==> build 98: inputs <==
Design sd_card_top, start of the top module:
module sd_card_top
#(
	parameter  SPI_LOW_SPEED_DIV = 248,          
	parameter  SPI_HIGH_SPEED_DIV = 0            
)
(
	input            clk,
	input            rst,
	output           SD_nCS,                     
	output           SD_DCLK,                    
	output           SD_MOSI,                    
	input            SD_MISO,                    
	output           sd_init_done,               
	input            sd_sec_read,                
	input[31:0]      sd_sec_read_addr,           
	output[7:0]      sd_sec_read_data,           
	output           sd_sec_read_data_valid,     
	output           sd_sec_read_end,            
	input            sd_sec_write,               
	input[31:0]      sd_sec_write_addr,          
	input[7:0]       sd_sec_write_data,          
	output           sd_sec_write_data_req,      
	output           sd_sec_write_end            
);
==> flow/config.mk <==
export PLATFORM = sky130hd
export DESIGN_NAME = sd_card_top
export DESIGN_NICKNAME = sd_card_top
export VERILOG_FILES = /design/flow/design.v
export SDC_FILE = /design/flow/constraint.sdc
export NUM_CORES = 4
export LEC_CHECK = 0
export ABC_AREA = 0
export CAP_MARGIN = 20
export CORE_MARGIN = 2
export CORE_UTILIZATION = 72
export CTS_CLUSTER_DIAMETER = 356
export CTS_CLUSTER_SIZE = 32
export HOLD_SLACK_MARGIN = -0.08
export PLACE_DENSITY = 0.44
export SETUP_SLACK_MARGIN = 0.3
export SLEW_MARGIN = 20
==> flow/constraint.sdc <==
create_clock -name core_clock -period 2.09 [get_ports {clk}]
set_input_delay 0.4180 -clock core_clock [delete_from_list [all_inputs] [get_ports {clk}]]
set_output_delay 0.4180 -clock core_clock [all_outputs]
set_load 0.01 [all_outputs]
run.sh (not shown) runs the stock make flow with config.mk's settings and CLKGATE_MAP_FILE=.
==> build 91: changes against build 98 <==
Settings changed: ABC_AREA 0 to default, CAP_MARGIN 20 to 0, CTS_CLUSTER_DIAMETER 356 to 25, CTS_CLUSTER_SIZE 32 to 30, HOLD_SLACK_MARGIN -0.08 to default, PLACE_DENSITY 0.44 to default, PLACE_DENSITY_LB_ADDON from default to 0.28, SETUP_SLACK_MARGIN 0.3 to 0.48.
==> flow/constraint.sdc (replaced) <==
create_clock -name core_clock -period 4.77 [get_ports {clk}]
set_input_delay 0.9540 -clock core_clock [delete_from_list [all_inputs] [get_ports {clk}]]
set_output_delay 0.9540 -clock core_clock [all_outputs]
set_load 0.01 [all_outputs]
==> build 34: changes against build 98 <==
Settings changed: ABC_AREA 0 to 1, CORE_UTILIZATION 72 to 70, CTS_CLUSTER_DIAMETER 356 to 205, CTS_CLUSTER_SIZE 32 to 15, HOLD_SLACK_MARGIN -0.08 to default, PLACE_DENSITY 0.44 to 0.82, SETUP_SLACK_MARGIN 0.3 to -0.2.
==> flow/constraint.sdc (replaced) <==
create_clock -name core_clock -period 1.99 [get_ports {clk}]
set_input_delay 0.3980 -clock core_clock [delete_from_list [all_inputs] [get_ports {clk}]]
set_output_delay 0.3980 -clock core_clock [all_outputs]
set_load 0.01 [all_outputs]
==> comparison table <==
metric                                                                              build 98                    build 34                  build 91
Result of the run                                                             did not finish  complete, but fails checks   complete, no violations
Stage where the flow stopped                                                         5_1_grt                           -                         -
Reasons for failing layout checks                                                          -        negative setup slack                         -
Hold slack final                                                                           -                    0.281 ns                  0.466 ns
Post-synthesis share of cell area spent on and-or and or-and gates                     13.6%                       14.0%                     13.6%
Total combinational power                                                                  -                  0.000739 W                0.000132 W
Final weighted congestion in routability-driven placement                              0.956                       0.978                     0.925
Top cell type by instance count after synthesis                     sky130_fd_sc_hd__dfrtp_1    sky130_fd_sc_hd__nand2_1  sky130_fd_sc_hd__dfrtp_1
Fraction of power spent switching nets                                                     -                       24.0%                     20.7%
Final count of hold timing violations                                                      -                           0                         0
Post-route clock period utilization                                                        -                        104%                     76.4%
Iteration-0 DRC Markers                                                                    -                         738                      1833
Area growth from synthesis to layout                                                       -                       19.6%                     27.0%
Clock tree skew after final layout                                                         -                   0.0202 ns                 0.0208 ns
Comb pwr share                                                                             -                        9.0%                      2.6%
Met2 wire length                                                                           -                     12.7 mm                   15.1 mm
Highest fanout seen on the critical path                                                   -                           9                        17
Power figures rest on the tool's default switching activity, not on a simulated workload.
